### design/flow/config.mk
export PLATFORM = sky130hd
export DESIGN_NAME = buck_converter_top
export DESIGN_NICKNAME = buck_converter_top
export VERILOG_FILES = /design/flow/design.v
export SDC_FILE = /design/flow/constraint.sdc
export NUM_CORES = 4
export LEC_CHECK = 0
export ABC_AREA = 1
export CAP_MARGIN = 0
export CELL_PAD_IN_SITES_DETAIL_PLACEMENT = 0
export CELL_PAD_IN_SITES_GLOBAL_PLACEMENT = 0
export CORE_ASPECT_RATIO = 1.03
export CORE_MARGIN = 2
export CORE_UTILIZATION = 69
export CTS_CLUSTER_DIAMETER = 56
export GPL_ROUTABILITY_DRIVEN = 1
export GPL_TIMING_DRIVEN = 1
export MAX_ROUTING_LAYER = met5
export PLACE_DENSITY_LB_ADDON = 0.16
export SETUP_SLACK_MARGIN = -0.08
export SLEW_MARGIN = 25
### design/flow/constraint.sdc
create_clock -name core_clock -period 2.59 [get_ports {clk}]
set_input_delay 0.5180 -clock core_clock [delete_from_list [all_inputs] [get_ports {clk}]]
set_output_delay 0.5180 -clock core_clock [all_outputs]
set_load 0.01 [all_outputs]
### design/flow/design.v
module adc_interface (
    input wire clk,
    input wire rst_n,
    input wire [11:0] adc_data,
    input wire adc_valid,
    output reg [11:0] voltage_fb,
    output reg data_ready
);
    always @(posedge clk or negedge rst_n) begin
        if (!rst_n) begin
            voltage_fb <= 12'd0;
            data_ready <= 1'b0;
        end else begin
            if (adc_valid) begin
                voltage_fb <= adc_data;
                data_ready <= 1'b1;
            end else begin
                data_ready <= 1'b0;
            end
        end
    end
endmodule
module pid_controller #(
    parameter DATA_WIDTH = 12,
    parameter KP = 16'd100,
    parameter KI = 16'd10,
    parameter KD = 16'd5,
    parameter SETPOINT = 12'd2048
)(
    input wire clk,
    input wire rst_n,
    input wire [DATA_WIDTH-1:0] feedback,
    input wire fb_valid,
    output reg [9:0] control_out,
    output reg out_valid
);
    reg signed [DATA_WIDTH:0] error;
    reg signed [DATA_WIDTH:0] prev_error;
    reg signed [31:0] integral;
    reg signed [DATA_WIDTH:0] derivative;
    reg signed [31:0] p_term, i_term, d_term;
    reg signed [31:0] pid_sum;
    always @(posedge clk or negedge rst_n) begin
        if (!rst_n) begin
            error <= 0;
            prev_error <= 0;
            integral <= 0;
            derivative <= 0;
            p_term <= 0;
            i_term <= 0;
            d_term <= 0;
            pid_sum <= 0;
            control_out <= 10'd512;
            out_valid <= 1'b0;
        end else if (fb_valid) begin
            error <= SETPOINT - feedback;
            prev_error <= error;
            if (integral + error > 32'sd100000)
                integral <= 32'sd100000;
            else if (integral + error < -32'sd100000)
                integral <= -32'sd100000;
            else
                integral <= integral + error;
            derivative <= error - prev_error;
            p_term <= ($signed({16'd0, KP}) * error) >>> 8;
            i_term <= ($signed({16'd0, KI}) * integral) >>> 16;
            d_term <= ($signed({16'd0, KD}) * derivative) >>> 8;
            pid_sum <= p_term + i_term + d_term + 32'sd512;
            if (pid_sum > 32'sd1023)
                control_out <= 10'd1023;
            else if (pid_sum < 32'sd0)
                control_out <= 10'd0;
            else
                control_out <= pid_sum[9:0];
            out_valid <= 1'b1;
        end else begin
            out_valid <= 1'b0;
        end
    end
endmodule
module pwm_generator #(
    parameter CLK_FREQ = 100_000_000,
    parameter PWM_FREQ = 100_000,
    parameter PWM_RESOLUTION = 10
)(
    input wire clk,
    input wire rst_n,
    input wire [PWM_RESOLUTION-1:0] duty_cycle,
    output reg pwm_out
);
    localparam COUNTER_MAX = CLK_FREQ / PWM_FREQ;
    reg [$clog2(COUNTER_MAX)-1:0] counter;
    reg [PWM_RESOLUTION-1:0] duty_reg;
    reg [PWM_RESOLUTION-1:0] compare_val;
    always @(posedge clk or negedge rst_n) begin
        if (!rst_n) begin
            counter <= 0;
            duty_reg <= 0;
            compare_val <= 0;
            pwm_out <= 1'b0;
        end else begin
            if (counter < COUNTER_MAX - 1) begin
                counter <= counter + 1;
            end else begin
                counter <= 0;
                duty_reg <= duty_cycle;
            end
            compare_val <= (duty_reg * COUNTER_MAX) >> PWM_RESOLUTION;
            pwm_out <= (counter < compare_val) ? 1'b1 : 1'b0;
        end
    end
endmodule
module buck_converter_top #(
    parameter CLK_FREQ = 100_000_000,
    parameter PWM_FREQ = 100_000,
    parameter V_REF = 12'd2048,
    parameter KP = 16'd100,
    parameter KI = 16'd10,
    parameter KD = 16'd5
)(
    input wire clk,
    input wire rst_n,
    input wire [11:0] adc_data,
    input wire adc_valid,
    output wire pwm_out,
    output wire [11:0] voltage_monitor,
    output wire [9:0] duty_cycle_monitor
);
    wire [11:0] voltage_fb;
    wire adc_ready;
    wire [9:0] duty_cycle;
    wire pid_valid;
    adc_interface adc_if (
        .clk(clk),
        .rst_n(rst_n),
        .adc_data(adc_data),
        .adc_valid(adc_valid),
        .voltage_fb(voltage_fb),
        .data_ready(adc_ready)
    );
    pid_controller #(
        .DATA_WIDTH(12),
        .KP(KP),
        .KI(KI),
        .KD(KD),
        .SETPOINT(V_REF)
    ) pid_ctrl (
        .clk(clk),
        .rst_n(rst_n),
        .feedback(voltage_fb),
        .fb_valid(adc_ready),
        .control_out(duty_cycle),
        .out_valid(pid_valid)
    );
    pwm_generator #(
        .CLK_FREQ(CLK_FREQ),
        .PWM_FREQ(PWM_FREQ),
        .PWM_RESOLUTION(10)
    ) pwm_gen (
        .clk(clk),
        .rst_n(rst_n),
        .duty_cycle(duty_cycle),
        .pwm_out(pwm_out)
    );
    assign voltage_monitor = voltage_fb;
    assign duty_cycle_monitor = duty_cycle;
endmodule
### design/flow/run.sh
#!/bin/bash
# the make line also repeats each setting of config.mk as NAME=value (left out here)
make -C /OpenROAD-flow-scripts/flow DESIGN_CONFIG=/design/flow/config.mk WORK_HOME=/design/flow/orfs CLKGATE_MAP_FILE= finish
==> results of run 1 <==
-- stage by stage --
stage / utilization [%] / worst slack (ns) / hold slack, ns / instance area (µm²)
CTS: 92.0 / -1.46 / 0.0552 / 22300
floorplan: - / -1.21 / 0.222 / 17500
global placement: 84.2 / -1.30 / 0.458 / 20400
detailed placement: 84.2 / -1.50 / 0.459 / 20400
-- layer usage --
metal	global-route usage (%)	GRT overflow
met1	68.7	0
met2	87.9	5
met3	59.0	0
met4	66.9	3
met5	25.8	0
-- timing repair --
item,in CTS
cloned,4
pin swaps,113
hold buffers,0
setup endpoints to repair,89
resized,218
buffers inserted,60
==> summary.txt, run 1 <==
failing step -> 5_1_grt
io pins -> 38
Adder Area Share -> 23.8%
biggest area cells -> dfrtp_1 (28%), ha_1 (17%), nand2_1 (14%)
Mux area share -> 0.200%
synthesized area per cell -> 7.53 µm²
ys async rst share -> 100%
port bufs -> 37
floorplan core density -> 69.6%
Congestion Overflow GR -> 8
clk root buf -> clkbuf_16
Yosys warning count -> 3
Synth Instances -> 2241
Error -> [ERROR GRT-0116] Global routing finished with congestion. Check the congestion regions in the DRC Viewer.
gp weighted congestion -> 0.905
synthesis area per yosys -> 16900 µm²
Num CTS Buffers -> 17
core box area -> 24200 µm²
yosys cell count -> 2241
syn_nets -> 2541
synthesized area -> 16900 µm²
Synth Area in XOR/XNOR -> 3.26%
Post-synth top cells -> nand2_1 (619), inv_1 (340), ha_1 (226)
row count -> 58
DIE WIDTH -> 158 µm
Synth top cell by count -> nand2_1
EDFF count, synth -> 0
DP Wirelength -> 36.7 mm
prevailing logic family in the synthesized netlist -> simple AND/OR/NAND/NOR gates
GRT Util Overall -> 70.7%
area leader, netlist -> dfrtp_1
Area leader share -> 28.3%
Synth flops -> 192
AO/OA Area Share -> 11.5%
H-tree depth -> 4
total clock sinks -> 192
Die H -> 163 µm
Unique masters post-synth -> 48
status -> did not finish
yosys simple share -> 23.9%
clock buffer depth -> 2
ys flop type -> dfrtp_1
Placed Instances -> 2861
register area share after synthesis -> 28.5%
Die Area -> 25700 µm²
==> run 2, diff against run 1 <==
Settings changed: ABC_AREA 1 to unset, CAP_MARGIN 0 to 20, CELL_PAD_IN_SITES_DETAIL_PLACEMENT 0 to unset, CELL_PAD_IN_SITES_GLOBAL_PLACEMENT 0 to unset, CORE_ASPECT_RATIO 1.03 to unset, CORE_UTILIZATION 69 to 60, CTS_CLUSTER_DIAMETER 56 to unset, CTS_CLUSTER_SIZE set to 96, GPL_ROUTABILITY_DRIVEN 1 to unset, GPL_TIMING_DRIVEN 1 to unset, MAX_ROUTING_LAYER met5 to unset, PLACE_DENSITY_LB_ADDON 0.16 to unset, SETUP_SLACK_MARGIN -0.08 to unset, SLEW_MARGIN 25 to 20.
Clock period 2.59 ns to 8.26 ns, I/O delays scaled along.
==> run 2 against run 1 <==
Net effect:
- the run now finishes clean
- die area up 7.3%
- area after synthesis down 6.5%
- synthesized cell count down 27%
==> summary.txt, run 2 <==
Worst Hold Depth -> 2
critical path data required time -> 8.61 ns
Synth Instances -> 1645 (was 2241)
Final ANT Viol Nets -> 0
r2r setup slk -> 3.46 ns
fillers -> 2131
Congestion Overflow GR -> 0
GRT Util Overall -> 24.5%
tool warning count -> 39
crit share post-route -> 58.1%
Worst Max-Slew Pin Slew -> 0.949 ns
final hold violation count -> 0
Detailed Routing Iterations Pass 1 -> 5
register area share after synthesis -> 30.5% (was 28.5%)
area leader, netlist -> dfrtp_1 (unchanged)
final worst setup slack -> 3.46 ns
R2R Path End -> pid_ctrl.integral[5]$_DFFE_PN0P_
syn_nets -> 1945 (was 2541)
max cap viols -> 0
antenna violations before repair -> 0
io pins -> 38 (unchanged)
DP Wirelength -> 24.7 mm (was 36.7 mm)
Reg2Reg Depth -> 17
Fin Setup TNS -> 0 ns
clk slew on worst S/H paths -> 0.09 ns
core box area -> 25900 µm² (was 24200 µm²)
total clock sinks -> 192 (unchanged)
gp weighted congestion -> 0.832 (was 0.905)
WL final -> 32.3 mm
initial DRC count -> 699
clk root buf -> clkbuf_16 (unchanged)
Die Area -> 27600 µm² (was 25700 µm²)
number of global-route vias before repair -> 11400
status -> finished clean (was did not finish)
Setup crit start -> pid_ctrl.error[12]$_DFFE_PN0P_
Synth flops -> 192 (unchanged)
Startpoint Class -> flop
EDFF count, synth -> 0 (unchanged)
ys async rst share -> 100% (unchanged)
yosys simple share -> 11.8% (was 23.9%)
floorplan core density -> 60.8% (was 69.6%)
Largest stage delay, worst path -> 0.79 ns
hold-fix buffers at CTS -> 0 (unchanged)
CP arrival -> 5.14 ns
row count -> 59 (was 58)
Area Growth Syn to Fin -> 8.13%
largest net degree at the start of global routing -> 117
ys flop type -> dfrtp_1 (unchanged)
biggest area cells -> dfrtp_1 (30%), ha_1 (18%), fa_1 (7.5%) (was dfrtp_1 (28%), ha_1 (17%), nand2_1 (14%))
synthesis area per yosys -> 15800 µm² (was 16900 µm²)
AO/OA Area Share -> 16.8% (was 11.5%)
final net count -> 1954
RSZ-0062 raised after global routing -> false
post-CTS setup buffers -> 0 (was 60)
CTS tree -> yes
port bufs -> 37 (unchanged)
prevailing logic family in the synthesized netlist -> adder cells (was simple AND/OR/NAND/NOR gates)
Synth Area in XOR/XNOR -> 6.17% (was 3.26%)
skew final -> 0.0217 ns
Latency at later pin -> 0.45 ns
FMAX -> 0.208 GHz
register area -> 4810 µm²
critical path endpoint -> pid_ctrl.integral[5]$_DFFE_PN0P_
fin util -> 65.8%
Yosys warning count -> 3 (unchanged)
DR DRC count -> 0
Unique masters post-synth -> 80 (was 48)
H-tree depth -> 4 (unchanged)
post-cts resize count -> 0 (was 218)
vias -> 11600
origin of the critical flop-to-flop path -> pid_ctrl.error[12]$_DFFE_PN0P_
Num CTS Buffers -> 17 (unchanged)
final period demand of the worst path -> 4.80 ns
worst-path fanout max -> 30
Area leader share -> 30.3% (was 28.3%)
CP bufs+invs -> 1
DIE WIDTH -> 166 µm (was 158 µm)
Worst Hold Class -> reg2reg
CP Depth -> 17
antenna fix cells -> 0
first-pass GRT wire length -> 56.0 mm
Adder Area Share -> 25.4% (was 23.8%)
synthesized area -> 15800 µm² (was 16900 µm²)
routed wire length per instance -> 16.1 µm
yosys cell count -> 1645 (was 2241)
Mux area share -> 3.99% (was 0.200%)
Slew Limit Fails -> 0
MI comb area -> 10100 µm²
Hold Crit Start -> pid_ctrl.pid_sum[9]$_DFFE_PN0P_
synthesized area per cell -> 9.58 µm² (was 7.53 µm²)
Die H -> 166 µm (was 163 µm)
setup violators final -> 0
clock buffer depth -> 2 (unchanged)
WS Path Type -> reg2reg
Synth top cell by count -> ha_1 (was nand2_1)
Place WS -> 3.15 ns (was -1.50 ns)
worst rel slew slack -> 36.8%
Worst Setup End Kind -> flop
critical path cell sequence -> ha_1, a21oi_1, o21ai_1, a221oi_2, o22ai_1, a21o_1, a221oi_4, a211o_1, nand2_1, a2111oi_0, nand4_1, ha_1, nor2_1, buf_4, nand4_1, or2_2, o221a_2
Top delay family on crit path -> AND-OR/OR-AND gates
vias per cell -> 5.78
Hold EP -> pid_ctrl.pid_sum[9]$_DFFE_PN0P_
Crit-path slowest cell -> dfrtp_2
Post-synth top cells -> ha_1 (226), dfrtp_1 (191), inv_1 (162) (was nand2_1 (619), inv_1 (340), ha_1 (226))
run 2: final cells by class:
cell class / count / share of cell area, %
Tap cell: 335 / 2.46
Timing Repair Buffer: 43 / 2.58
Clock buffer: 17 / 2.50
Sequential cell: 192 / 28.2
Multi-Input combinational cell: 1237 / 59.4
Clock inverter: 15 / 1.29
Inverter: 163 / 3.59
run 2: routing by layer:
metal / track usage [%] / vias to the layer above / part of all wire [%]
li1: - / 5818 / -
met1: 33.5 / 5536 / 48
met2: 41.8 / 186 / 48
met3: 2.79 / 31 / 2.9
met4: 6.24 / 0 / 1.6
met5: 0 / - / 0
run 2: through the flow:
stage                     hold WS (ns)  cells  area, µm²
final                            0.492   2002      17000
after CTS                        0.493   2002      17000
after global placement           0.463   1968      16400
after global routing             0.523   2002      17000
after detailed placement         0.472   1970      16400
after floorplan                  0.446   1645      15800
==> run 3, diff against run 2 <==
Settings changed: ABC_AREA set to 1, CORE_UTILIZATION 60 to 70, CTS_CLUSTER_DIAMETER set to 47, CTS_CLUSTER_SIZE 96 to unset, PLACE_DENSITY set to 0.37.
Clock period 8.26 ns to 3.54 ns, I/O delays scaled along.
==> run 3 against run 2 <==
Net effect:
- the layout now fails its checks (setup timing)
- flip-flop count unchanged
- highest routed layer unchanged
- critical path type unchanged
- routed wire length is 49% higher
- critical endpoint is now pwm_gen.compare_val[4]$_DFF_PN0_
- global-route usage increased by 10 points
- non-clock buffer count rose by 79
- cell area increased by 13%
==> summary.txt, run 3 <==
status -> failed layout checks (was finished clean)
SO Faults -> setup timing
ys flop type -> dfrtp_1 (unchanged)
FMAX -> 0.237 GHz (was 0.208 GHz)
Area leader share -> 28.3% (was 30.3%)
first-pass GRT wire length -> 71.8 mm (was 56.0 mm)
DIE WIDTH -> 159 µm (was 166 µm)
DR DRC count -> 0 (unchanged)
Largest stage delay, worst path -> 0.58 ns (was 0.79 ns)
Latency at later pin -> 0.47 ns (was 0.45 ns)
initial DRC count -> 1754 (was 699)
critical path data required time -> 3.89 ns (was 8.61 ns)
Setup crit start -> pwm_gen.duty_reg[0]$_DFFE_PN0N_ (was pid_ctrl.error[12]$_DFFE_PN0P_)
Final ANT Viol Nets -> 0 (unchanged)
Synth Instances -> 2241 (was 1645)
Reg2Reg Depth -> 18 (was 17)
crit share post-route -> 119% (was 58.1%)
r2r setup slk -> -0.68 ns (was 3.46 ns)
Worst Hold Class -> in2async (was reg2reg)
Synth top cell by count -> nand2_1 (was ha_1)
Mux area share -> 0.200% (was 3.99%)
core box area -> 23500 µm² (was 25900 µm²)
biggest area cells -> dfrtp_1 (28%), ha_1 (17%), nand2_1 (14%) (was dfrtp_1 (30%), ha_1 (18%), fa_1 (7.5%))
worst-path fanout max -> 2 (was 30)
DP Wirelength -> 32.0 mm (was 24.7 mm)
H-tree depth -> 4 (unchanged)
WS Path Type -> reg2reg (unchanged)
synthesized area -> 16900 µm² (was 15800 µm²)
prevailing logic family in the synthesized netlist -> simple AND/OR/NAND/NOR gates (was adder cells)
vias -> 15900 (was 11600)
yosys simple share -> 23.9% (was 11.8%)
routed wire length per instance -> 18.0 µm (was 16.1 µm)
Die H -> 159 µm (was 166 µm)
clock buffer depth -> 2 (unchanged)
max cap viols -> 0 (unchanged)
met1 track demand over resource -> 44.1% (was 33.5%)
clk slew on worst S/H paths -> 0.09 ns (about the same)
R2R Path End -> pwm_gen.compare_val[4]$_DFF_PN0_ (was pid_ctrl.integral[5]$_DFFE_PN0P_)
vias per cell -> 5.94 (was 5.78)
gp weighted congestion -> 0.940 (was 0.832)
synthesis area per yosys -> 16900 µm² (was 15800 µm²)
antenna violations before repair -> 0 (unchanged)
ys async rst share -> 100% (unchanged)
Synth Area in XOR/XNOR -> 3.26% (was 6.17%)
Crit-path slowest cell -> fa_1 (was dfrtp_2)
Worst Max-Slew Pin Slew -> 1.12 ns (was 0.949 ns)
final hold violation count -> 0 (unchanged)
Synth flops -> 192 (unchanged)
Hold Worst Slack -> 0.290 ns (was 0.492 ns)
GR Util met2 -> 61.5% (was 41.8%)
largest net degree at the start of global routing -> 91 (was 117)
number of global-route vias before repair -> 15200 (was 11400)
setup violators final -> 9 (was 0)
final worst setup slack -> -0.676 ns (was 3.46 ns)
final net count -> 2640 (was 1954)
AO/OA Area Share -> 11.5% (was 16.8%)
final period demand of the worst path -> 4.22 ns (was 4.80 ns)
area leader, netlist -> dfrtp_1 (unchanged)
EDFF count, synth -> 0 (unchanged)
hold-fix buffers at CTS -> 0 (unchanged)
yosys cell count -> 2241 (was 1645)
Slew Limit Fails -> 0 (unchanged)
WL final -> 48.1 mm (was 32.3 mm)
origin of the critical flop-to-flop path -> pwm_gen.duty_reg[0]$_DFFE_PN0N_ (was pid_ctrl.error[12]$_DFFE_PN0P_)
clk root buf -> clkbuf_16 (unchanged)
antenna fix cells -> 0 (unchanged)
Fin Setup TNS -> -4.60 ns (was 0 ns)
GRT Util Overall -> 34.6% (was 24.5%)
Worst Setup End Kind -> flop (unchanged)
row count -> 56 (was 59)
total clock sinks -> 192 (unchanged)
Unique masters post-synth -> 48 (was 80)
Num CTS Buffers -> 17 (unchanged)
port bufs -> 37 (unchanged)
Startpoint Class -> flop (unchanged)
Area Growth Syn to Fin -> 14.3% (was 8.13%)
floorplan core density -> 71.6% (was 60.8%)
register area share after synthesis -> 28.5% (was 30.5%)
synthesized area per cell -> 7.53 µm² (was 9.58 µm²)
Yosys warning count -> 3 (unchanged)
met3 Usage GRT -> 4.09% (was 2.79%)
CTS tree -> yes (unchanged)
skew final -> 0.0288 ns (was 0.0217 ns)
GRT busiest layer -> met2 (unchanged)
Detailed Routing Iterations Pass 1 -> 8 (was 5)
Top delay family on crit path -> adder cells (was AND-OR/OR-AND gates)
CP bufs+invs -> 5 (was 1)
Die Area -> 25400 µm² (was 27600 µm²)
Congestion Overflow GR -> 0 (unchanged)
CP arrival -> 4.56 ns (was 5.14 ns)
worst rel slew slack -> 25.1% (was 36.8%)
RSZ-0062 raised after global routing -> true (was false)
CP Depth -> 18 (was 17)
Post-synth top cells -> nand2_1 (619), inv_1 (340), ha_1 (226) (was ha_1 (226), dfrtp_1 (191), inv_1 (162))
syn_nets -> 2541 (was 1945)
CP most frequent cell -> fa_1
critical path cell sequence -> fa_1, inv_1, fa_1, inv_1, fa_1, inv_1, fa_1, inv_2, ha_4, nand2_4, o21ai_4, buf_4, a21oi_4, o21ai_2, a21oi_2, nor2_1, nor2_1, xnor2_1 (was ha_1, a21oi_1, o21ai_1, a221oi_2, o22ai_1, a21o_1, a221oi_4, a211o_1, nand2_1, a2111oi_0, nand4_1, ha_1, nor2_1, buf_4, nand4_1, or2_2, o221a_2)
io pins -> 38 (unchanged)
tool warning count -> 40 (was 39)
critical path endpoint -> pwm_gen.compare_val[4]$_DFF_PN0_ (was pid_ctrl.integral[5]$_DFFE_PN0P_)
Adder Area Share -> 23.8% (was 25.4%)
-- run 3: repair_timing --
action	in CTS	in global routing
setup buffers	7	15
resized	21	71
setup endpoints to repair	15	57
gates cloned	0	1
pin swaps	21	39
-- run 3: metrics by stage --
stage	worst slack [ns]	instance area [µm²]	utilization (%)	cells
2_1_floorplan	-0.265	16900	-	2241
3_3_place_gp	-0.337	18100	76.7	2617
3_5_place_dp	-0.481	18100	76.7	2617
4_1_cts	-0.436	18800	80.0	2656
5_1_grt	-0.777	19300	81.9	2672
6_report	-0.676	19300	81.9	2672
-- run 3: layer usage --
metal | vias to the layer above | wire length, µm | part of all wire, %
li1 | 7441 | - | -
met1 | 7494 | 19100 | 40
met2 | 709 | 23300 | 48
met3 | 235 | 2870 | 6.0
met4 | 0 | 2760 | 5.7
met5 | - | 0 | 0
-- run 3: cell type report --
type | instances | area [µm²]
Multi-Input combinational cell | 1660 | 11000
Clock buffer | 17 | 425
Clock inverter | 15 | 215
Inverter | 347 | 1310
Timing Repair Buffer | 122 | 1080
Sequential cell | 192 | 4820
Tap cell | 319 | 399
Fill cell | 1494 | 4260
==> run 4, diff against run 3 <==
Settings changed: ABC_AREA 1 to unset, CELL_PAD_IN_SITES_DETAIL_PLACEMENT set to 0, CELL_PAD_IN_SITES_GLOBAL_PLACEMENT set to 0, CORE_UTILIZATION 70 to 72, CTS_CLUSTER_DIAMETER 47 to 56, GPL_ROUTABILITY_DRIVEN set to 1, GPL_TIMING_DRIVEN set to 1, MAX_ROUTING_LAYER set to met5, PLACE_DENSITY 0.37 to 0.67, SETUP_SLACK_MARGIN set to 1.1, SLEW_MARGIN 20 to 25.
Clock period 3.54 ns to 3.78 ns, I/O delays scaled along.
==> run 4 against run 3 <==
Net effect:
- the run now fails in 5_1_grt
- synthesized cell count fell by 27%
- die area fell by 8.9%
- area after synthesis fell by 6.5%
==> summary.txt, run 4 <==
status -> did not finish (was failed layout checks)
failing step -> 5_1_grt
Error -> [ERROR DPL-0038] Utilization greater than 100%, impossible to legalize
yosys simple share -> 11.8% (was 23.9%)
area leader, netlist -> dfrtp_1 (unchanged)
clock buffer depth -> 2 (unchanged)
ys async rst share -> 100% (unchanged)
Adder Area Share -> 25.4% (was 23.8%)
DP Wirelength -> 28.4 mm (was 32.0 mm)
Die H -> 152 µm (was 159 µm)
syn_nets -> 1945 (was 2541)
Unique masters post-synth -> 80 (was 48)
synthesized area per cell -> 9.58 µm² (was 7.53 µm²)
H-tree depth -> 4 (unchanged)
register area share after synthesis -> 30.5% (was 28.5%)
synthesis area per yosys -> 15800 µm² (was 16900 µm²)
prevailing logic family in the synthesized netlist -> adder cells (was simple AND/OR/NAND/NOR gates)
floorplan core density -> 72.7% (was 71.6%)
DIE WIDTH -> 152 µm (was 159 µm)
yosys cell count -> 1645 (was 2241)
Mux area share -> 3.99% (was 0.200%)
EDFF count, synth -> 0 (unchanged)
Yosys warning count -> 3 (unchanged)
Num CTS Buffers -> 17 (unchanged)
port bufs -> 37 (unchanged)
Area leader share -> 30.3% (was 28.3%)
total clock sinks -> 192 (unchanged)
Synth flops -> 192 (unchanged)
core box area -> 21700 µm² (was 23500 µm²)
biggest area cells -> dfrtp_1 (30%), ha_1 (18%), fa_1 (7.5%) (was dfrtp_1 (28%), ha_1 (17%), nand2_1 (14%))
synthesized area -> 15800 µm² (was 16900 µm²)
Die Area -> 23100 µm² (was 25400 µm²)
io pins -> 38 (unchanged)
AO/OA Area Share -> 16.8% (was 11.5%)
row count -> 54 (was 56)
Synth Area in XOR/XNOR -> 6.17% (was 3.26%)
Synth Instances -> 1645 (was 2241)
Placed Instances -> 2101 (was 2617)
Post-synth top cells -> ha_1 (226), dfrtp_1 (191), inv_1 (162) (was nand2_1 (619), inv_1 (340), ha_1 (226))
ys flop type -> dfrtp_1 (unchanged)
Synth top cell by count -> ha_1 (was nand2_1)
gp weighted congestion -> 0.877 (was 0.940)
clk root buf -> clkbuf_16 (unchanged)
[run 4: metrics by stage]
| stage | cell area [µm²] | setup slack (ns) | hold slack [ns] |
|---|---|---|---|
| after CTS | 20500 | -0.471 | 0.383 |
| after detailed placement | 18200 | -0.477 | 0.471 |
| after floorplan | 16200 | -0.305 | 0.446 |
| after global placement | 18200 | -0.339 | 0.466 |
[run 4: timing repair]
item                       CTS
setup endpoints to repair   99
gates resized              201
pin swaps                  118
gates cloned                 2
setup buffers               83
hold buffers                 0
==> run 5, diff against run 4 <==
Settings changed: ABC_AREA set to 1, CELL_PAD_IN_SITES_DETAIL_PLACEMENT 0 to unset, CELL_PAD_IN_SITES_GLOBAL_PLACEMENT 0 to unset, CTS_CLUSTER_DIAMETER 56 to unset, GPL_ROUTABILITY_DRIVEN 1 to unset, GPL_TIMING_DRIVEN 1 to unset, MAX_ROUTING_LAYER met5 to unset, PLACE_DENSITY 0.67 to 0.42, SETUP_SLACK_MARGIN 1.1 to 1.02, SLEW_MARGIN 25 to 20.
Clock period 3.78 ns to 4.54 ns, I/O delays scaled along.
==> run 5 against run 4 <==
Net effect:
- the run now finishes clean
- die area is 6.8% higher
- area after synthesis is 7.0% higher
- synthesized cell count is 36% higher
==> summary.txt, run 5 <==
final period demand of the worst path -> 4.11 ns
routed wire length per instance -> 16.5 µm
RSZ-0062 raised after global routing -> true
EDFF count, synth -> 0 (unchanged)
origin of the critical flop-to-flop path -> pwm_gen.duty_reg[4]$_DFFE_PN0N_
area leader, netlist -> dfrtp_1 (unchanged)
vias -> 15400
Setup crit start -> pwm_gen.duty_reg[4]$_DFFE_PN0N_
yosys cell count -> 2241 (was 1645)
synthesized area per cell -> 7.53 µm² (was 9.58 µm²)
Top delay family on crit path -> adder cells
ys flop type -> dfrtp_1 (unchanged)
GRT Util Overall -> 34.5%
Final ANT Viol Nets -> 0
total clock sinks -> 192 (unchanged)
setup violators final -> 0
Latency at later pin -> 0.46 ns
vias per cell -> 5.85
yosys simple share -> 23.9% (was 11.8%)
Fin Setup TNS -> 0 ns
biggest area cells -> dfrtp_1 (28%), ha_1 (17%), nand2_1 (14%) (was dfrtp_1 (30%), ha_1 (18%), fa_1 (7.5%))
CP bufs+invs -> 1
FMAX -> 0.243 GHz
antenna fix cells -> 0
Die Area -> 24700 µm² (was 23100 µm²)
final hold violation count -> 0
synthesis area per yosys -> 16900 µm² (was 15800 µm²)
clk slew on worst S/H paths -> 0.10 ns
antenna violations before repair -> 0
fin util -> 81.8%
CP Depth -> 15
syn_nets -> 2541 (was 1945)
Crit-path slowest cell -> fa_1
Die H -> 157 µm (was 152 µm)
CTS tree -> yes
critical path cell sequence -> buf_4, fa_1, fa_1, fa_1, ha_1, ha_1, nand2_1, nor2_2, nand3_2, o2111ai_2, nand2_2, a21oi_2, nand3_1, nand2_1, xor2_1
initial DRC count -> 1378
clk root buf -> clkbuf_16 (unchanged)
ys async rst share -> 100% (unchanged)
tool warning count -> 40
WS Path Type -> reg2reg
Worst Hold Class -> in2async
Mux area share -> 0.200% (was 3.99%)
DR DRC count -> 0
WL final -> 43.4 mm
Synth Area in XOR/XNOR -> 3.26% (was 6.17%)
Startpoint Class -> flop
Slew Limit Fails -> 0
Congestion Overflow GR -> 0
floorplan core density -> 72.5% (was 72.7%)
MI comb area -> 11100 µm²
gp weighted congestion -> 0.933 (was 0.877)
critical path endpoint -> pwm_gen.compare_val[9]$_DFF_PN0_
Worst Setup End Kind -> flop
port bufs -> 37 (unchanged)
AO/OA Area Share -> 11.5% (was 16.8%)
crit share post-route -> 90.6%
fillers -> 1505
skew final -> 0.0223 ns
Reg2Reg Depth -> 15
Detailed Routing Iterations Pass 1 -> 6
r2r setup slk -> 0.43 ns
H-tree depth -> 4 (unchanged)
Synth flops -> 192 (unchanged)
Num CTS Buffers -> 17 (unchanged)
Yosys warning count -> 3 (unchanged)
Unique masters post-synth -> 48 (was 80)
row count -> 56 (was 54)
register area -> 4840 µm²
R2R Path End -> pwm_gen.compare_val[9]$_DFF_PN0_
Largest stage delay, worst path -> 0.56 ns
hold-fix buffers at CTS -> 0 (unchanged)
critical path data required time -> 4.93 ns
final net count -> 2596
Synth Instances -> 2241 (was 1645)
Area leader share -> 28.3% (was 30.3%)
clock buffer depth -> 2 (unchanged)
DIE WIDTH -> 157 µm (was 152 µm)
status -> finished clean (was did not finish)
Post-synth top cells -> nand2_1 (619), inv_1 (340), ha_1 (226) (was ha_1 (226), dfrtp_1 (191), inv_1 (162))
CP arrival -> 4.50 ns
first-pass GRT wire length -> 68.2 mm
core box area -> 23300 µm² (was 21700 µm²)
largest net degree at the start of global routing -> 97
prevailing logic family in the synthesized netlist -> simple AND/OR/NAND/NOR gates (was adder cells)
io pins -> 38 (unchanged)
register area share after synthesis -> 28.5% (was 30.5%)
worst-path fanout max -> 4
synthesized area -> 16900 µm² (was 15800 µm²)
Synth top cell by count -> nand2_1 (was ha_1)
worst rel slew slack -> 36.7%
CP most frequent cell -> fa_1
number of global-route vias before repair -> 14900
Worst Max-Slew Pin Slew -> 0.947 ns
Adder Area Share -> 23.8% (was 25.4%)
Area Growth Syn to Fin -> 12.8%
max cap viols -> 0
DP Wirelength -> 30.9 mm (was 28.4 mm)
==> run 5: layout make-up <==
type	instances	area share (%)
multi-input cells	1660	58.5
flip-flops and latches	192	25.4
inverters	347	6.86
repair buffers	78	3.77
clock buffers	17	2.24
well taps	319	2.10
clock inverters	15	1.14
==> run 5: metal layers <==
metal	GRT usage, %	part of all wire [%]	wire [µm]	up-vias
li1	-	-	-	7369
met1	40.3	39	17100	7282
met2	62.1	50	21900	568
met3	4.54	5.4	2350	160
met4	17.6	4.7	2060	0
met5	0	0	0	-
==> run 5: what timing repair did <==
item                       in CTS  in global routing
resized                        23                111
pin swaps                      18                 28
setup endpoints to repair      51                 56
hold endpoints to repair        0                  0
setup buffers                  16                 12
gates cloned                    0                  1
==> run 5: metrics by stage <==
step | instances | hold WS, ns | worst slack (ns) | area [µm²]
2_1_floorplan | 2241 | 0.442 | 0.735 | 16900
3_3_place_gp | 2567 | 0.459 | 0.587 | 17600
6_report | 2628 | 0.442 | 0.427 | 19000
3_5_place_dp | 2567 | 0.460 | 0.457 | 17600
5_1_grt | 2628 | 0.501 | 0.172 | 19000
4_1_cts | 2615 | 0.475 | 0.589 | 18500
==> run 6, diff against run 5 <==
Settings changed: ABC_AREA 1 to unset, CAP_MARGIN 20 to 10, CELL_PAD_IN_SITES_DETAIL_PLACEMENT set to 1, CELL_PAD_IN_SITES_GLOBAL_PLACEMENT set to 0, CORE_ASPECT_RATIO set to 0.77, CORE_MARGIN 2 to 9, CORE_UTILIZATION 72 to 33, CTS_CLUSTER_DIAMETER set to 56, CTS_CLUSTER_SIZE set to 80, GPL_ROUTABILITY_DRIVEN set to 1, GPL_TIMING_DRIVEN set to 1, HOLD_SLACK_MARGIN set to 0.26, MAX_ROUTING_LAYER set to met4, PLACE_DENSITY 0.42 to unset, SETUP_SLACK_MARGIN 1.02 to 0.25, SLEW_MARGIN 20 to 40, TNS_END_PERCENT set to 65.
Clock period 4.54 ns to 6.18 ns, I/O delays scaled along.
==> run 6 against run 5 <==
Net effect:
- flip-flop count did not move
- synthesized cell count fell by 27%
- routed wire length fell by 7.4%
- still clean
- highest routed layer unchanged
- via count fell by 21%
- non-clock buffer count fell by 33
- critical endpoint unchanged
- clock skew fell by 0.0062 ns
- first-iteration DRC count fell by 54%
- sequential share of layout area rose by 2.3 points
==> summary.txt, run 6 <==
synthesized area per cell -> 9.58 µm² (was 7.53 µm²)
CP arrival -> 5.06 ns (was 4.50 ns)
DP Wirelength -> 31.5 mm (was 30.9 mm)
crit share post-route -> 76.3% (was 90.6%)
worst-path fanout max -> 6 (was 4)
Mux area share -> 3.99% (was 0.200%)
Worst Hold Depth -> 2
Largest stage delay, worst path -> 0.52 ns (was 0.56 ns)
Area Growth Syn to Fin -> 10.1% (was 12.8%)
WS Path Type -> reg2reg (unchanged)
AO/OA Area Share -> 16.8% (was 11.5%)
Congestion Overflow GR -> 0 (unchanged)
CP bufs+invs -> 4 (was 1)
clock buffer depth -> 2 (unchanged)
vias -> 12100 (was 15400)
total clock sinks -> 192 (unchanged)
yosys cell count -> 1645 (was 2241)
vias per cell -> 5.23 (was 5.85)
port bufs -> 37 (unchanged)
worst rel slew slack -> 48.8% (was 36.7%)
Post-synth top cells -> ha_1 (226), dfrtp_1 (191), inv_1 (162) (was nand2_1 (619), inv_1 (340), ha_1 (226))
Top delay family on crit path -> adder cells (unchanged)
routed wire length per instance -> 17.4 µm (was 16.5 µm)
post-cts resize count -> 0 (was 23)
synthesized area -> 15800 µm² (was 16900 µm²)
clk root buf -> clkbuf_16 (unchanged)
status -> finished clean (unchanged)
final net count -> 1956 (was 2596)
yosys simple share -> 11.8% (was 23.9%)
biggest area cells -> dfrtp_1 (30%), ha_1 (18%), fa_1 (7.5%) (was dfrtp_1 (28%), ha_1 (17%), nand2_1 (14%))
origin of the critical flop-to-flop path -> pwm_gen.duty_reg[4]$_DFFE_PN0N_ (unchanged)
critical path data required time -> 6.52 ns (was 4.93 ns)
H-tree depth -> 4 (unchanged)
Synth Instances -> 1645 (was 2241)
Worst Max-Slew Pin Slew -> 0.756 ns (was 0.947 ns)
number of global-route vias before repair -> 13100 (was 14900)
ys flop type -> dfrtp_1 (unchanged)
Hold Crit Start -> pid_ctrl.pid_sum[9]$_DFFE_PN0P_
prevailing logic family in the synthesized netlist -> adder cells (was simple AND/OR/NAND/NOR gates)
antenna violations before repair -> 0 (unchanged)
hold-fix buffers at CTS -> 0 (unchanged)
io pins -> 38 (unchanged)
GRT Util Overall -> 15.0% (was 34.5%)
Area leader share -> 30.3% (was 28.3%)
tool warning count -> 35 (was 40)
max cap viols -> 0 (unchanged)
Detailed Routing Iterations Pass 1 -> 5 (was 6)
Setup crit start -> pwm_gen.duty_reg[4]$_DFFE_PN0N_ (unchanged)
critical path endpoint -> pwm_gen.compare_val[9]$_DFF_PN0_ (unchanged)
row count -> 69 (was 56)
Hold Worst Slack -> 0.486 ns (was 0.442 ns)
Fin Setup TNS -> 0 ns (unchanged)
critical path cell sequence -> inv_1, fa_1, fa_1, inv_1, fa_1, inv_1, fa_1, inv_1, ha_1, and2_1, o21ai_0, o211a_1, nor3b_1, o21a_1, o21a_1, o21ai_0, nand2b_1, xnor2_1 (was buf_4, fa_1, fa_1, fa_1, ha_1, ha_1, nand2_1, nor2_2, nand3_2, o2111ai_2, nand2_2, a21oi_2, nand3_1, nand2_1, xor2_1)
Num CTS Buffers -> 17 (unchanged)
ys async rst share -> 100% (unchanged)
Die Area -> 56000 µm² (was 24700 µm²)
antenna fix cells -> 0 (unchanged)
syn_nets -> 1945 (was 2541)
core box area -> 46700 µm² (was 23300 µm²)
Placed Instances -> 2276 (was 2567)
initial DRC count -> 633 (was 1378)
r2r setup slk -> 1.46 ns (was 0.43 ns)
DIE WIDTH -> 267 µm (was 157 µm)
CP Depth -> 18 (was 15)
Hold EP -> pid_ctrl.pid_sum[9]$_DFFE_PN0P_
largest net degree at the start of global routing -> 92 (was 97)
final cell count without fillers -> 2308 (was 2628)
first-pass GRT wire length -> 67.6 mm (was 68.2 mm)
skew final -> 0.0161 ns (was 0.0223 ns)
post-CTS setup buffers -> 0 (was 16)
Unique masters post-synth -> 80 (was 48)
FMAX -> 0.212 GHz (was 0.243 GHz)
Worst Setup End Kind -> flop (unchanged)
Die H -> 210 µm (was 157 µm)
Yosys warning count -> 3 (unchanged)
Startpoint Class -> flop (unchanged)
Synth flops -> 192 (unchanged)
final period demand of the worst path -> 4.72 ns (was 4.11 ns)
R2R Path End -> pwm_gen.compare_val[9]$_DFF_PN0_ (unchanged)
DR DRC count -> 0 (unchanged)
EDFF count, synth -> 0 (unchanged)
setup violators final -> 0 (unchanged)
final hold violation count -> 0 (unchanged)
Final ANT Viol Nets -> 0 (unchanged)
WL final -> 40.2 mm (was 43.4 mm)
CTS tree -> yes (unchanged)
Slew Limit Fails -> 0 (unchanged)
synthesis area per yosys -> 15800 µm² (was 16900 µm²)
Adder Area Share -> 25.4% (was 23.8%)
Synth top cell by count -> ha_1 (was nand2_1)
gp weighted congestion -> 0.878 (was 0.933)
clk slew on worst S/H paths -> 0.07 ns (was 0.10 ns)
Crit-path slowest cell -> dfrtp_1 (was fa_1)
Synth Area in XOR/XNOR -> 6.17% (was 3.26%)
Worst Hold Class -> reg2reg (was in2async)
area leader, netlist -> dfrtp_1 (unchanged)
RSZ-0062 raised after global routing -> false (was true)
Reg2Reg Depth -> 18 (was 15)
register area share after synthesis -> 30.5% (was 28.5%)
floorplan core density -> 33.8% (was 72.5%)
Latency at later pin -> 0.46 ns (about the same)
-- run 6: stage by stage --
step                      setup WS, ns  instance area [µm²]  utilization, %
after floorplan                   1.80                15800               -
after global placement            1.62                16800            35.9
after detailed placement          1.46                16800            35.9
after CTS                         1.44                17400            37.1
after global routing              1.00                17400            37.2
final                             1.46                17400            37.2
-- run 6: final cells by class --
type / instances / area [µm²]
fillers: 5333 / 29400
well taps: 639 / 800
inverters: 163 / 614
flip-flops and latches: 192 / 4810
repair buffers: 45 / 435
clock buffers: 19 / 443
multi-input cells: 1237 / 10100
clock inverters: 13 / 126
-- run 6: layer usage --
layer / GRT usage, % / vias up / part of all wire (%)
met5: - / - / 0
met4: 3.52 / 0 / 1.3
met3: 2.00 / 39 / 1.8
met2: 25.0 / 111 / 48
met1: 19.3 / 6116 / 49
li1: - / 5808 / -
==> run 7, diff against run 6 <==
Settings changed: ABC_AREA set to 1, CELL_PAD_IN_SITES_DETAIL_PLACEMENT 1 to unset, CELL_PAD_IN_SITES_GLOBAL_PLACEMENT 0 to 3, CORE_ASPECT_RATIO 0.77 to 0.92, CORE_MARGIN 9 to 2, CORE_UTILIZATION 33 to 40, CTS_CLUSTER_DIAMETER 56 to 257, CTS_CLUSTER_SIZE 80 to unset, GPL_ROUTABILITY_DRIVEN 1 to 0, GPL_TIMING_DRIVEN 1 to unset, HOLD_SLACK_MARGIN 0.26 to unset, MIN_ROUTING_LAYER set to met2, PLACE_DENSITY_LB_ADDON set to 0.1, SETUP_SLACK_MARGIN 0.25 to 0.92, SLEW_MARGIN 40 to 25, TNS_END_PERCENT 65 to 30.
Clock period 6.18 ns to 10.0 ns, I/O delays scaled along.
==> run 7 against run 6 <==
Net effect:
- now fails the layout checks on DRC
- sequential share of layout area shrank 1.6 points
- global-route usage up 18 points
- flip-flop count unchanged
- utilization up 7.0 points
- worst hold slack worse by 0.0030 ns
- worst setup slack improved by 4.3 ns
- area after synthesis up 7.0%
- register-to-register slack improved by 4.3 ns
- via count up 68%
==> summary.txt, run 7 <==
status -> failed layout checks (was finished clean)
SO Faults -> DRC
Synth Instances -> 2241 (was 1645)
RSZ-0062 raised after global routing -> false (unchanged)
ys flop type -> dfrtp_1 (unchanged)
R2R Path End -> pwm_gen.compare_val[9]$_DFF_PN0_ (unchanged)
Synth top cell by count -> nand2_1 (was ha_1)
worst rel slew slack -> 32.8% (was 48.8%)
Reg2Reg Depth -> 18 (unchanged)
Synth flops -> 192 (unchanged)
Area Growth Syn to Fin -> 9.36% (was 10.1%)
WS Path Type -> reg2reg (unchanged)
Largest stage delay, worst path -> 0.58 ns (was 0.52 ns)
antenna fix cells -> 0 (unchanged)
Setup crit start -> pwm_gen.duty_reg[0]$_DFFE_PN0N_ (was pwm_gen.duty_reg[4]$_DFFE_PN0N_)
Detailed Routing Iterations Pass 1 -> 56 (was 5)
syn_nets -> 2541 (was 1945)
max cap viols -> 0 (unchanged)
CP arrival -> 4.69 ns (was 5.06 ns)
Cell Area, Placed -> 17800 µm² (was 16800 µm²)
yosys cell count -> 2241 (was 1645)
Num CTS Buffers -> 17 (unchanged)
largest net degree at the start of global routing -> 111 (was 92)
crit share post-route -> 42.7% (was 76.3%)
routed wire length per instance -> 15.7 µm (was 17.4 µm)
worst-path fanout max -> 5 (was 6)
Die Area -> 43800 µm² (was 56000 µm²)
Synth Area in XOR/XNOR -> 3.26% (was 6.17%)
CP Depth -> 18 (unchanged)
AO/OA Area Share -> 11.5% (was 16.8%)
Hold Worst Slack -> 0.483 ns (was 0.486 ns)
vias per cell -> 7.18 (was 5.23)
clk slew on worst S/H paths -> 0.08 ns (was 0.07 ns)
FMAX -> 0.234 GHz (was 0.212 GHz)
synthesized area per cell -> 7.53 µm² (was 9.58 µm²)
WL final -> 44.4 mm (was 40.2 mm)
Worst Hold Depth -> 2 (unchanged)
final hold violation count -> 0 (unchanged)
design area -> 18400 µm² (was 17400 µm²)
total clock sinks -> 192 (unchanged)
DP Wirelength -> 34.1 mm (was 31.5 mm)
Worst Max-Slew Pin Slew -> 1.00 ns (was 0.756 ns)
Unique masters post-synth -> 48 (was 80)
io pins -> 38 (unchanged)
Hold EP -> pid_ctrl.pid_sum[2]$_DFFE_PN0P_ (was pid_ctrl.pid_sum[9]$_DFFE_PN0P_)
biggest area cells -> dfrtp_1 (28%), ha_1 (17%), nand2_1 (14%) (was dfrtp_1 (30%), ha_1 (18%), fa_1 (7.5%))
Crit-path slowest cell -> fa_1 (was dfrtp_1)
critical path data required time -> 10.42 ns (was 6.52 ns)
Final ANT Viol Nets -> 0 (unchanged)
Startpoint Class -> flop (unchanged)
port bufs -> 37 (unchanged)
vias -> 20300 (was 12100)
synthesized area -> 16900 µm² (was 15800 µm²)
clk root buf -> clkbuf_16 (unchanged)
row count -> 72 (was 69)
setup violators final -> 0 (unchanged)
Fin Setup TNS -> 0 ns (unchanged)
Worst Hold Class -> reg2reg (unchanged)
Area leader share -> 28.3% (was 30.3%)
ys async rst share -> 100% (unchanged)
Congestion Overflow GR -> 0 (unchanged)
synthesis area per yosys -> 16900 µm² (was 15800 µm²)
post-CTS setup buffers -> 0 (unchanged)
Slew Limit Fails -> 0 (unchanged)
Top delay family on crit path -> adder cells (unchanged)
number of global-route vias before repair -> 22000 (was 13100)
critical path endpoint -> pwm_gen.compare_val[9]$_DFF_PN0_ (unchanged)
final net count -> 2561 (was 1956)
register area share after synthesis -> 28.5% (was 30.5%)
Mux area share -> 0.200% (was 3.99%)
final period demand of the worst path -> 4.27 ns (was 4.72 ns)
Latency at later pin -> 0.50 ns (was 0.46 ns)
r2r setup slk -> 5.73 ns (was 1.46 ns)
fillers -> 4367 (was 5333)
DIE WIDTH -> 218 µm (was 267 µm)
clock buffer depth -> 2 (unchanged)
core box area -> 41800 µm² (was 46700 µm²)
Post-synth top cells -> nand2_1 (619), inv_1 (340), ha_1 (226) (was ha_1 (226), dfrtp_1 (191), inv_1 (162))
critical path cell sequence -> fa_1, inv_1, fa_1, inv_1, fa_1, inv_1, fa_1, inv_1, ha_1, nand2_1, o21ai_0, nand2_1, o2111ai_1, nand2_1, a21oi_1, nand3_1, nand2_1, xor2_1 (was inv_1, fa_1, fa_1, inv_1, fa_1, inv_1, fa_1, inv_1, ha_1, and2_1, o21ai_0, o211a_1, nor3b_1, o21a_1, o21a_1, o21ai_0, nand2b_1, xnor2_1)
yosys simple share -> 23.9% (was 11.8%)
EDFF count, synth -> 0 (unchanged)
first-pass GRT wire length -> 72.6 mm (was 67.6 mm)
Adder Area Share -> 23.8% (was 25.4%)
area leader, netlist -> dfrtp_1 (unchanged)
antenna violations before repair -> 0 (unchanged)
hold-fix buffers at CTS -> 0 (unchanged)
Die H -> 201 µm (was 210 µm)
floorplan core density -> 40.3% (was 33.8%)
post-cts resize count -> 0 (unchanged)
GRT Util Overall -> 32.9% (was 15.0%)
Yosys warning count -> 3 (unchanged)
tool warning count -> 36 (was 35)
CP bufs+invs -> 4 (unchanged)
H-tree depth -> 4 (unchanged)
origin of the critical flop-to-flop path -> pwm_gen.duty_reg[0]$_DFFE_PN0N_ (was pwm_gen.duty_reg[4]$_DFFE_PN0N_)
initial DRC count -> 2444 (was 633)
Hold Crit Start -> pid_ctrl.pid_sum[2]$_DFFE_PN0P_ (was pid_ctrl.pid_sum[9]$_DFFE_PN0P_)
skew final -> 0.0181 ns (was 0.0161 ns)
prevailing logic family in the synthesized netlist -> simple AND/OR/NAND/NOR gates (was adder cells)
DR DRC count -> 1 (was 0)
CTS tree -> yes (unchanged)
Worst Setup End Kind -> flop (unchanged)
==> run 7: metal layers <==
layer,routed length [µm],global-route usage (%)
met1,0,-
met2,21900,34.0
met3,20000,48.3
met4,2550,6.00
met5,0,-
==> run 7: final cells by class <==
class	count	area, µm²	area share, %
Multi-Input combinational cell	1660	10600	57.3
Sequential cell	192	4810	26.1
Inverter	347	1310	7.08
Tap cell	555	694	3.77
Timing Repair Buffer	43	432	2.34
Clock buffer	17	425	2.31
Clock inverter	14	200	1.09
==> run 7: stage by stage <==
step	utilization (%)	instances	worst slack, ns
2_1_floorplan	-	2241	6.02
3_3_place_gp	42.6	2796	5.74
3_5_place_dp	42.6	2796	5.77
4_1_cts	44.1	2827	5.74
5_1_grt	44.1	2828	5.28
6_report	44.1	2828	5.73
==> run 8, diff against run 7 <==
Settings changed: CAP_MARGIN 10 to 20, CELL_PAD_IN_SITES_GLOBAL_PLACEMENT 3 to unset, CORE_ASPECT_RATIO 0.92 to unset, CORE_UTILIZATION 40 to 72, CTS_CLUSTER_DIAMETER 257 to unset, GPL_ROUTABILITY_DRIVEN 0 to unset, MAX_ROUTING_LAYER met4 to unset, MIN_ROUTING_LAYER met2 to unset, PLACE_DENSITY set to 0.42, PLACE_DENSITY_LB_ADDON 0.1 to unset, SETUP_SLACK_MARGIN 0.92 to unset, SLEW_MARGIN 25 to 20, TNS_END_PERCENT 30 to 10.
Clock period 10.0 ns to 3.39 ns, I/O delays scaled along.
==> run 8 against run 7 <==
Net effect:
- fails the layout checks on setup timing
- cell area up 4.4%
- global-route usage grew 5.1 points
- register-to-register slack worse by 6.8 ns
- largest cell class unchanged
==> summary.txt, run 8 <==
status -> failed layout checks (unchanged)
SO Faults -> setup timing (was DRC)
met3 Usage GRT -> 6.83% (was 48.3%)
prevailing logic family in the synthesized netlist -> simple AND/OR/NAND/NOR gates (unchanged)
R2R Path End -> pwm_gen.compare_val[9]$_DFF_PN0_ (unchanged)
final worst setup slack -> -1.08 ns (was 5.73 ns)
final net count -> 2646 (was 2561)
routed wire length per instance -> 18.2 µm (was 15.7 µm)
Slew Limit Fails -> 0 (unchanged)
CP most frequent cell -> fa_1
Reg2Reg Depth -> 16 (was 18)
Synth Instances -> 2241 (unchanged)
origin of the critical flop-to-flop path -> pwm_gen.duty_reg[5]$_DFFE_PN0N_ (was pwm_gen.duty_reg[0]$_DFFE_PN0N_)
clk slew on worst S/H paths -> 0.09 ns (was 0.08 ns)
Mux area share -> 0.200% (unchanged)
Largest stage delay, worst path -> 0.78 ns (was 0.58 ns)
Latency at later pin -> 0.46 ns (was 0.50 ns)
critical path cell sequence -> buf_4, fa_1, inv_1, fa_1, inv_1, fa_1, ha_4, ha_4, nand2_1, buf_4, o2111ai_4, nand2_2, a21oi_2, nand3_1, nand2_1, xor2_1 (was fa_1, inv_1, fa_1, inv_1, fa_1, inv_1, fa_1, inv_1, ha_1, nand2_1, o21ai_0, nand2_1, o2111ai_1, nand2_1, a21oi_1, nand3_1, nand2_1, xor2_1)
GRT Util Overall -> 38.0% (was 32.9%)
vias per cell -> 5.94 (was 7.18)
Post-synth top cells -> nand2_1 (619), inv_1 (340), ha_1 (226) (unchanged)
final cell count without fillers -> 2678 (was 2828)
synthesized area -> 16900 µm² (unchanged)
hold-fix buffers at CTS -> 0 (unchanged)
CP Depth -> 16 (was 18)
gp weighted congestion -> 0.945
synthesized area per cell -> 7.53 µm² (unchanged)
clock buffer depth -> 2 (unchanged)
Area leader share -> 28.3% (unchanged)
ys async rst share -> 100% (unchanged)
final period demand of the worst path -> 4.47 ns (was 4.27 ns)
Die H -> 157 µm (was 201 µm)
Die Area -> 24700 µm² (was 43800 µm²)
syn_nets -> 2541 (unchanged)
DIE WIDTH -> 157 µm (was 218 µm)
Crit-path slowest cell -> fa_1 (unchanged)
ys flop type -> dfrtp_1 (unchanged)
row count -> 56 (was 72)
Setup crit start -> pwm_gen.duty_reg[5]$_DFFE_PN0N_ (was pwm_gen.duty_reg[0]$_DFFE_PN0N_)
max cap viols -> 0 (unchanged)
DR DRC count -> 0 (was 1)
met1 track demand over resource -> 45.0% (was 0%)
Yosys warning count -> 3 (unchanged)
Cell Area, Placed -> 18200 µm² (was 17800 µm²)
Synth flops -> 192 (unchanged)
worst-path fanout max -> 4 (was 5)
Top delay family on crit path -> adder cells (unchanged)
Congestion Overflow GR -> 0 (unchanged)
antenna fix cells -> 0 (unchanged)
AO/OA Area Share -> 11.5% (unchanged)
critical path data required time -> 3.77 ns (was 10.42 ns)
Placed Instances -> 2631 (was 2796)
register area share after synthesis -> 28.5% (unchanged)
skew final -> 0.0230 ns (was 0.0181 ns)
floorplan core density -> 72.5% (was 40.3%)
clk root buf -> clkbuf_16 (unchanged)
final hold violation count -> 0 (unchanged)
total clock sinks -> 192 (unchanged)
CTS tree -> yes (unchanged)
tool warning count -> 40 (was 36)
antenna violations before repair -> 2 (was 0)
Final ANT Viol Nets -> 0 (unchanged)
yosys simple share -> 23.9% (unchanged)
Startpoint Class -> flop (unchanged)
DP Wirelength -> 32.1 mm (was 34.1 mm)
Num CTS Buffers -> 17 (unchanged)
Adder Area Share -> 23.8% (unchanged)
EDFF count, synth -> 0 (unchanged)
Worst Setup End Kind -> flop (unchanged)
Synth top cell by count -> nand2_1 (unchanged)
FMAX -> 0.224 GHz (was 0.234 GHz)
CP bufs+invs -> 4 (unchanged)
synthesis area per yosys -> 16900 µm² (unchanged)
core box area -> 23300 µm² (was 41800 µm²)
WL final -> 48.8 mm (was 44.4 mm)
largest net degree at the start of global routing -> 76 (was 111)
yosys cell count -> 2241 (unchanged)
number of global-route vias before repair -> 15500 (was 22000)
critical path endpoint -> pwm_gen.compare_val[9]$_DFF_PN0_ (unchanged)
Detailed Routing Iterations Pass 1 -> 7 (was 56)
r2r setup slk -> -1.08 ns (was 5.73 ns)
area leader, netlist -> dfrtp_1 (unchanged)
port bufs -> 37 (unchanged)
design area -> 19300 µm² (was 18400 µm²)
Area Growth Syn to Fin -> 14.2% (was 9.36%)
GR Util met2 -> 66.2% (was 34.0%)
H-tree depth -> 4 (unchanged)
RSZ-0062 raised after global routing -> true (was false)
Synth Area in XOR/XNOR -> 3.26% (unchanged)
biggest area cells -> dfrtp_1 (28%), ha_1 (17%), nand2_1 (14%) (unchanged)
initial DRC count -> 1685 (was 2444)
crit share post-route -> 132% (was 42.7%)
GRT busiest layer -> met2 (was met3)
Worst Hold Class -> in2async (was reg2reg)
vias -> 15900 (was 20300)
Worst Max-Slew Pin Slew -> 0.770 ns (was 1.00 ns)
WS Path Type -> reg2reg (unchanged)
CP arrival -> 4.86 ns (was 4.69 ns)
first-pass GRT wire length -> 74.0 mm (was 72.6 mm)
worst rel slew slack -> 48.3% (was 32.8%)
io pins -> 38 (unchanged)
Unique masters post-synth -> 48 (unchanged)
setup violators final -> 21 (was 0)
fillers -> 1423 (was 4367)
run 8: cell type report:
type,count,area (µm²),share of cell area (%)
multi-input cells,1660,11000,56.9
flip-flops and latches,192,4810,25.0
inverters,347,1310,6.78
repair buffers,128,1130,5.87
clock buffers,17,425,2.21
well taps,319,399,2.07
clock inverters,15,225,1.17
run 8: repair_timing:
item / CTS / global route
cloned: 0 / 0
setup buffers: 9 / 8
resized: 23 / 54
endpoints found under the setup margin: 36 / 62
pin swaps: 29 / 13
run 8: routing by layer:
| layer | part of all wire (%) | routed length (µm) |
|---|---|---|
| met5 | 0.047 | 23 |
| met4 | 6.8 | 3300 |
| met3 | 7.7 | 3770 |
| met2 | 48 | 23200 |
| met1 | 38 | 18400 |
run 8: metrics by stage:
step	utilization [%]	worst slack (ns)	hold WS, ns	TNS (ns)
floorplan	-	-0.419	0.382	-2.02
global placement	78.1	-0.518	0.458	-3.10
detailed placement	78.1	-0.639	0.460	-4.94
CTS	81.6	-0.576	0.249	-4.13
global route	82.8	-1.18	0.281	-16.68
finish	82.8	-1.08	0.226	-9.64
==> run 9, diff against run 8 <==
Settings changed: ABC_AREA 1 to unset, CORE_UTILIZATION 72 to 66, CTS_CLUSTER_SIZE set to 15, PLACE_DENSITY 0.42 to unset, SETUP_SLACK_MARGIN set to 1.32, TNS_END_PERCENT 10 to unset.
Clock period 3.39 ns to 5.06 ns, I/O delays scaled along.
==> run 9 against run 8 <==
Net effect:
- the run now finishes clean
- routed wire length decreased by 20%
- critical path type unchanged
- highest routed layer is now met4
- area after synthesis decreased by 6.5%
- sequential share of layout area increased by 0.34 points
==> summary.txt, run 9 <==
status -> finished clean (was failed layout checks)
register area share after synthesis -> 30.5% (was 28.5%)
skew final -> 0.0228 ns (was 0.0230 ns)
worst rel slew slack -> 38.6% (was 48.3%)
register area -> 4830 µm² (was 4810 µm²)
Adder Area Share -> 25.4% (was 23.8%)
hold-fix buffers at CTS -> 0 (unchanged)
origin of the critical flop-to-flop path -> pid_ctrl.error[9]$_DFFE_PN0P_ (was pwm_gen.duty_reg[5]$_DFFE_PN0N_)
RSZ-0062 raised after global routing -> true (unchanged)
Synth top cell by count -> ha_1 (was nand2_1)
first-pass GRT wire length -> 60.7 mm (was 74.0 mm)
CP bufs+invs -> 0 (was 4)
AO/OA Area Share -> 16.8% (was 11.5%)
clock buffer depth -> 2 (unchanged)
floorplan core density -> 67.2% (was 72.5%)
tool warning count -> 42 (was 40)
Detailed Routing Iterations Pass 1 -> 7 (unchanged)
critical path cell sequence -> ha_1, a21oi_1, o21ai_0, a22o_1, nor2_2, nor2b_4, xnor2_1, nand4_1, a2111oi_4, nand4_1, ha_4, nor2_4, nand4_1, or2_4, o221a_4 (was buf_4, fa_1, inv_1, fa_1, inv_1, fa_1, ha_4, ha_4, nand2_1, buf_4, o2111ai_4, nand2_2, a21oi_2, nand3_1, nand2_1, xor2_1)
Cell Area, Placed -> 16600 µm² (was 18200 µm²)
Num CTS Buffers -> 17 (unchanged)
syn_nets -> 1945 (was 2541)
R2R Path End -> pid_ctrl.integral[5]$_DFFE_PN0P_ (was pwm_gen.compare_val[9]$_DFF_PN0_)
Crit-path slowest cell -> dfrtp_1 (was fa_1)
area leader, netlist -> dfrtp_1 (unchanged)
antenna fix cells -> 0 (unchanged)
DIE WIDTH -> 159 µm (was 157 µm)
synthesized area per cell -> 9.58 µm² (was 7.53 µm²)
Setup crit start -> pid_ctrl.error[9]$_DFFE_PN0P_ (was pwm_gen.duty_reg[5]$_DFFE_PN0N_)
Largest stage delay, worst path -> 0.50 ns (was 0.78 ns)
initial DRC count -> 932 (was 1685)
CTS tree -> yes (unchanged)
WL final -> 39.2 mm (was 48.8 mm)
Placed Instances -> 1957 (was 2631)
vias per cell -> 6.10 (was 5.94)
routed wire length per instance -> 18.7 µm (was 18.2 µm)
final net count -> 2064 (was 2646)
biggest area cells -> dfrtp_1 (30%), ha_1 (18%), fa_1 (7.5%) (was dfrtp_1 (28%), ha_1 (17%), nand2_1 (14%))
number of global-route vias before repair -> 12400 (was 15500)
GRT Util Overall -> 30.3% (was 38.0%)
yosys cell count -> 1645 (was 2241)
Synth Instances -> 1645 (was 2241)
Die Area -> 25100 µm² (was 24700 µm²)
Area leader share -> 30.3% (was 28.3%)
largest net degree at the start of global routing -> 114 (was 76)
prevailing logic family in the synthesized netlist -> adder cells (was simple AND/OR/NAND/NOR gates)
final cell count without fillers -> 2096 (was 2678)
synthesized area -> 15800 µm² (was 16900 µm²)
vias -> 12800 (was 15900)
Top Layer Used -> met4 (was met5)
port bufs -> 37 (unchanged)
Fin Setup TNS -> 0 ns (was -9.64 ns)
MI comb area -> 11200 µm² (was 11000 µm²)
met2 wire len -> 19.6 mm (was 23.2 mm)
FMAX -> 0.232 GHz (was 0.224 GHz)
DR DRC count -> 0 (unchanged)
max cap viols -> 0 (unchanged)
Area Growth Syn to Fin -> 21.0% (was 14.2%)
core box area -> 23500 µm² (was 23300 µm²)
Synth flops -> 192 (unchanged)
Congestion Overflow GR -> 0 (unchanged)
Worst Setup End Kind -> flop (unchanged)
fin util -> 81.3% (was 82.8%)
ys async rst share -> 100% (unchanged)
critical path endpoint -> pid_ctrl.integral[5]$_DFFE_PN0P_ (was pwm_gen.compare_val[9]$_DFF_PN0_)
met3 routed WL -> 1.65 mm (was 3.77 mm)
CP most frequent cell -> nand4_1 (was fa_1)
Slew Limit Fails -> 0 (unchanged)
Hold Crit Start -> pid_ctrl.pid_sum[5]$_DFFE_PN0P_
Startpoint Class -> flop (unchanged)
clk root buf -> clkbuf_16 (unchanged)
final hold violation count -> 0 (unchanged)
Synth Area in XOR/XNOR -> 6.17% (was 3.26%)
Post-synth top cells -> ha_1 (226), dfrtp_1 (191), inv_1 (162) (was nand2_1 (619), inv_1 (340), ha_1 (226))
design area -> 19100 µm² (was 19300 µm²)
Final ANT Viol Nets -> 0 (unchanged)
synthesis area per yosys -> 15800 µm² (was 16900 µm²)
setup violators final -> 0 (was 21)
CP arrival -> 4.64 ns (was 4.86 ns)
row count -> 56 (unchanged)
fillers -> 1435 (was 1423)
crit share post-route -> 85.0% (was 132%)
Mux area share -> 3.99% (was 0.200%)
Worst Hold Depth -> 2
Latency at later pin -> 0.45 ns (was 0.46 ns)
Met1 Wirelength -> 16.7 mm (was 18.4 mm)
DP Wirelength -> 25.1 mm (was 32.1 mm)
final period demand of the worst path -> 4.30 ns (was 4.47 ns)
Yosys warning count -> 3 (unchanged)
r2r setup slk -> 0.76 ns (was -1.08 ns)
Reg2Reg Depth -> 15 (was 16)
io pins -> 38 (unchanged)
Unique masters post-synth -> 80 (was 48)
worst-path fanout max -> 8 (was 4)
==> run 9: area by class of cell <==
| cell class | count | share of cell area, % |
|---|---|---|
| clock buffer | 17 | 2.23 |
| timing repair buffer | 153 | 7.64 |
| clock inverter | 15 | 0.997 |
| inverter | 163 | 3.24 |
| sequential | 192 | 25.3 |
| multi-input combinational | 1237 | 58.5 |
| tap | 319 | 2.09 |
==> run 9: routing by layer <==
metal  up-vias  track usage [%]
met3        98             3.24
met5         -                0
met1      6249             39.2
met4         0             10.8
li1       6040                -
met2       409             52.8
==> run 9: metrics by stage <==
step	worst slack (ns)	hold WS, ns
CTS	0.895	0.490
global placement	0.506	0.467
finish	0.758	0.489
floorplan	0.974	0.446
global route	0.593	0.528
detailed placement	0.424	0.470
==> run 9: what timing repair did <==
| item | 4_1_cts | 5_1_grt |
|---|---|---|
| endpoints found under the setup margin | 55 | 61 |
| setup buffers | 79 | 27 |
| resized | 129 | 91 |
| cloned | 1 | 0 |
| pin swaps | 76 | 69 |
